// Cordic
module Cordic(clk,rst,phase_step,xin,yin,xout,yout);
parameter IN_WIDTH	= 16; 
parameter EXTRA_BITS	= 6; 
localparam WI			= IN_WIDTH;
localparam WXY			= IN_WIDTH+EXTRA_BITS; 
localparam STG			= WXY; 
input clk;
input rst; 
input signed  [31:0]    phase_step; 
input signed  [WI-1:0]  xin,yin;
output signed [WXY-1:0] xout,yout;
wire signed [31:0] atan_table [0:31];
                 assign atan_table[00] = 32'b0010_0000_0000_0000_0000_0000_0000_0000;
						assign atan_table[01] = 32'b0001_0010_1110_0100_0000_0101_0001_1110;
						assign atan_table[02] = 32'b0000_1001_1111_1011_0011_1000_0101_1011;
						assign atan_table[03] = 32'b0000_0101_0001_0001_0001_0001_1101_0100;
						assign atan_table[04] = 32'b0000_0010_1000_1011_0000_1101_0100_0011;
						assign atan_table[05] = 32'b0000_0001_0100_0101_1101_0111_1110_0001;
						assign atan_table[06] = 32'b0000_0000_1010_0010_1111_0110_0001_1110;
						assign atan_table[07] = 32'b0000_0000_0101_0001_0111_1100_0101_0101;
						assign atan_table[08] = 32'b0000_0000_0010_1000_1011_1110_0101_0011;
						assign atan_table[09] = 32'b0000_0000_0001_0100_0101_1111_0010_1111;
						assign atan_table[10] = 32'b0000_0000_0000_1010_0010_1111_1001_1000;
						assign atan_table[11] = 32'b0000_0000_0000_0101_0001_0111_1100_1100;
						assign atan_table[12] = 32'b0000_0000_0000_0010_1000_1011_1110_0110;
  ...
For scale: ~13,000 cells after synthesis, ~1,600 flip-flops, about 110 I/O pins, ~0.11 mm^2 of cells after synthesis.
clock: 7.64 ns
lec_check: 0
cap_margin: 5
cell_pad_in_sites_detail_placement: 0
core_margin: 2
core_utilization: 40
cts_cluster_diameter: 51
cts_cluster_size: 18
gpl_timing_driven: 0
hold_slack_margin: 0.28
min_routing_layer: met1
place_density_lb_addon: 0.27
setup_slack_margin: -0.23
slew_margin: 15
tns_end_percent: 55
run.sh (not shown) runs the stock make flow with config.mk's settings and CLKGATE_MAP_FILE=.
Then changed:
CAP_MARGIN = 20   (was 5)
CELL_PAD_IN_SITES_DETAIL_PLACEMENT = not set   (was 0)
CTS_CLUSTER_DIAMETER = not set   (was 51)
CTS_CLUSTER_SIZE = not set   (was 18)
GPL_TIMING_DRIVEN = not set   (was 0)
HOLD_SLACK_MARGIN = not set   (was 0.28)
MIN_ROUTING_LAYER = not set   (was met1)
PLACE_DENSITY_LB_ADDON = not set   (was 0.27)
SETUP_SLACK_MARGIN = not set   (was -0.23)
SLEW_MARGIN = 20   (was 15)
TNS_END_PERCENT = not set   (was 55)
clock period = 4.28 ns   (was 7.64 ns; I/O delays follow)
What happened: The changed run ran to the end with no violations. Routed wire length stays flat. Cell area stays flat. Final cell count came out lower slightly.
Then changed:
CAP_MARGIN = 5   (was 20)
CORE_UTILIZATION = 70   (was 40)
SETUP_SLACK_MARGIN = 0.4   (was not set)
clock period = 3.55 ns   (was 4.28 ns; I/O delays follow)
Result: The changed run aborted during global routing, error ODB-0269; synthesized area is unchanged; die area decreases by 43%; synthesized cell count does not change.
Then changed:
CAP_MARGIN = 20   (was 5)
CORE_UTILIZATION = 72   (was 70)
CTS_CLUSTER_SIZE = 98   (was not set)
SETUP_SLACK_MARGIN = not set   (was 0.4)
clock period = 4.8 ns   (was 3.55 ns; I/O delays follow)
This time the run completed with no timing, DRC or antenna violations.
Die size decreases by 2.8%.
Area after synthesis stays the same.
Synthesized cell count stays the same.
Then changed:
CAP_MARGIN = 15   (was 20)
CTS_CLUSTER_SIZE = not set   (was 98)
SETUP_SLACK_MARGIN = 0.4   (was not set)
clock period = 3.55 ns   (was 4.8 ns; I/O delays follow)
- The changed run did not get past global routing
- die size is unchanged
- area after synthesis does not change
- synthesized cell count does not change
Then changed:
CAP_MARGIN = 20   (was 15)
CORE_UTILIZATION = 45   (was 72)
SETUP_SLACK_MARGIN = not set   (was 0.4)
clock period = 4.28 ns   (was 3.55 ns; I/O delays follow)
- Now the flow passed the timing, DRC and antenna checks
- area after synthesis is unchanged
- die size is higher by 59%
- synthesized cell count does not change

Starting RTL as in the previous note.
clock: 4.6 ns
lec_check: 0
cap_margin: 20
cell_pad_in_sites_global_placement: 1
core_aspect_ratio: 0.95
core_margin: 8
core_utilization: 24
gpl_timing_driven: 0
min_routing_layer: met1
setup_slack_margin: 0.65
slew_margin: 40
tns_end_percent: 35
Change:
Settings changed: ABC_AREA set to 0, CELL_PAD_IN_SITES_GLOBAL_PLACEMENT 1 to 3, CORE_ASPECT_RATIO 0.95 to 1.97, CORE_UTILIZATION 24 to 32, CTS_CLUSTER_SIZE set to 79, MAX_ROUTING_LAYER set to met4, SETUP_SLACK_MARGIN 0.65 to 0.92, TNS_END_PERCENT 35 to 25.
Result: Fmax increases by 1.4%; design area rises by 3.9%; clock-buffer cell count drops by 34.

The RTL this note starts from:
==> flow/design.v <==
`timescale 1ns / 100ps
module Cordic(clk,rst,phase_step,xin,yin,xout,yout);
parameter IN_WIDTH	= 16; 
parameter EXTRA_BITS	= 6; 
localparam WI			= IN_WIDTH;
localparam WXY			= IN_WIDTH+EXTRA_BITS; 
localparam STG			= WXY; 
input clk;
input rst; 
input signed  [31:0]    phase_step; 
input signed  [WI-1:0]  xin,yin;
output signed [WXY-1:0] xout,yout;
wire signed [31:0] atan_table [0:31];
                 assign atan_table[00] = 32'b0010_0000_0000_0000_0000_0000_0000_0000;
						assign atan_table[01] = 32'b0001_0010_1110_0100_0000_0101_0001_1110;
						assign atan_table[02] = 32'b0000_1001_1111_1011_0011_1000_0101_1011;
						assign atan_table[03] = 32'b0000_0101_0001_0001_0001_0001_1101_0100;
						assign atan_table[04] = 32'b0000_0010_1000_1011_0000_1101_0100_0011;
						assign atan_table[05] = 32'b0000_0001_0100_0101_1101_0111_1110_0001;
						assign atan_table[06] = 32'b0000_0000_1010_0010_1111_0110_0001_1110;
						assign atan_table[07] = 32'b0000_0000_0101_0001_0111_1100_0101_0101;
						assign atan_table[08] = 32'b0000_0000_0010_1000_1011_1110_0101_0011;
						assign atan_table[09] = 32'b0000_0000_0001_0100_0101_1111_0010_1111;
						assign atan_table[10] = 32'b0000_0000_0000_1010_0010_1111_1001_1000;
						assign atan_table[11] = 32'b0000_0000_0000_0101_0001_0111_1100_1100;
						assign atan_table[12] = 32'b0000_0000_0000_0010_1000_1011_1110_0110;
						assign atan_table[13] = 32'b0000_0000_0000_0001_0100_0101_1111_0011;
						assign atan_table[14] = 32'b0000_0000_0000_0000_1010_0010_1111_1010;
						assign atan_table[15] = 32'b0000_0000_0000_0000_0101_0001_0111_1101;
						assign atan_table[16] = 32'b0000_0000_0000_0000_0010_1000_1011_1110;
						assign atan_table[17] = 32'b0000_0000_0000_0000_0001_0100_0101_1111;
						assign atan_table[18] = 32'b0000_0000_0000_0000_0000_1010_0011_0000;
						assign atan_table[19] = 32'b0000_0000_0000_0000_0000_0101_0001_1000;
						assign atan_table[20] = 32'b0000_0000_0000_0000_0000_0010_1000_1100;
						assign atan_table[21] = 32'b0000_0000_0000_0000_0000_0001_0100_0110;
						assign atan_table[22] = 32'b0000_0000_0000_0000_0000_0000_1010_0011;
						assign atan_table[23] = 32'b0000_0000_0000_0000_0000_0000_0101_0001;
						assign atan_table[24] = 32'b0000_0000_0000_0000_0000_0000_0010_1001;
						assign atan_table[25] = 32'b0000_0000_0000_0000_0000_0000_0001_0100;
						assign atan_table[26] = 32'b0000_0000_0000_0000_0000_0000_0000_1010;
						assign atan_table[27] = 32'b0000_0000_0000_0000_0000_0000_0000_0101;
						assign atan_table[28] = 32'b0000_0000_0000_0000_0000_0000_0000_0011;
						assign atan_table[29] = 32'b0000_0000_0000_0000_0000_0000_0000_0010;
						assign atan_table[30] = 32'b0000_0000_0000_0000_0000_0000_0000_0001;
						assign atan_table[31] = 32'b0000_0000_0000_0000_0000_0000_0000_0000;
reg signed [WXY-1:0] X [0:STG-1];
reg signed [WXY-1:0] Y [0:STG-1];
reg signed [31:0]    Z [0:STG-1]; 
reg [31:0] phase_acc;
wire [1:0]  quadrant = phase_acc [31:30]; 
wire signed [WI-1:0] nxin,nyin;
assign nxin = -xin;
assign nyin = -yin;
always @(posedge clk)
	begin
		case(quadrant)
			2'b00,2'b11: 
				begin  
					X[0] <= {xin[WI-1],xin}<<{EXTRA_BITS-1};
					Y[0] <= {yin[WI-1],yin}<<{EXTRA_BITS-1};
					Z[0] <= phase_acc ;
				end
			2'b01:
				begin
					X[0] <= {nyin[WI-1],nyin}<<{EXTRA_BITS-1};
					Y[0] <= {xin[WI-1],xin}<<{EXTRA_BITS-1};
					Z[0] <= {2'b00,phase_acc[29:0]}; 
				end
			2'b10:
				begin
					X[0] <= {yin[WI-1],yin}<<{EXTRA_BITS-1};
					Y[0] <= {nxin[WI-1],nxin}<<{EXTRA_BITS-1};
					Z[0] <= {2'b11,phase_acc[29:0]};
				end
			default:;
		endcase
		if(rst) phase_acc<=32'd0; else phase_acc<=phase_acc+phase_step;
	end
genvar i;
generate
	for(i=0;i<(STG-1);i=i+1)
	begin:ITERATION
	wire z_sign;
	wire signed [WXY-1:0] x_shr,y_shr;
	assign x_shr=X[i]>>>i;
	assign y_shr=Y[i]>>>i;
	assign z_sign=Z[i][31];
	always @ (posedge clk)
			begin
				X[i+1] <= z_sign?(X[i]+y_shr):(X[i]-y_shr);
				Y[i+1] <= z_sign?(Y[i]-x_shr):(Y[i]+x_shr);
				Z[i+1] <= z_sign?(Z[i]+atan_table[i]):(Z[i]-atan_table[i]);
				end
	end
endgenerate
assign xout	=	X[STG-1];
assign yout	=	Y[STG-1];
endmodule
make LEC_CHECK=0 CAP_MARGIN=10 CORE_MARGIN=2 CORE_UTILIZATION=72 SETUP_SLACK_MARGIN=-0.33 SLEW_MARGIN=20 finish   # period 3.26 ns
The first run reached the layout checks and failed them: setup timing.
Change:
- clock period: 3.26 -> 3.52 ns (I/O delays scaled with it)
After rerunning: The new run finished but failed the layout checks on setup timing; cell count drops by 5.6%; fmax goes up by 0.46%.
Change:
- CAP_MARGIN: 10 -> 40
- CTS_CLUSTER_DIAMETER: unset -> 362
- clock period: 3.52 -> 3.26 ns (I/O delays scaled with it)
The new run finished but fails on setup timing.
Cell area increases by 7.3%.
Routed wire length came out higher by 17%.
Non-clock buffer count is higher by 926.
Change:
- CAP_MARGIN: 40 -> 20
- CTS_CLUSTER_DIAMETER: 362 -> unset
- MAX_ROUTING_LAYER: unset -> met4
- PLACE_DENSITY: unset -> 0.95
- clock period: 3.26 -> 3.27 ns (I/O delays scaled with it)
What happened:
- The new run never finished: it broke off in global routing (5_1_grt) on GRT-0116
- area after synthesis stays the same
- die area stays the same
- synthesized cell count does not change
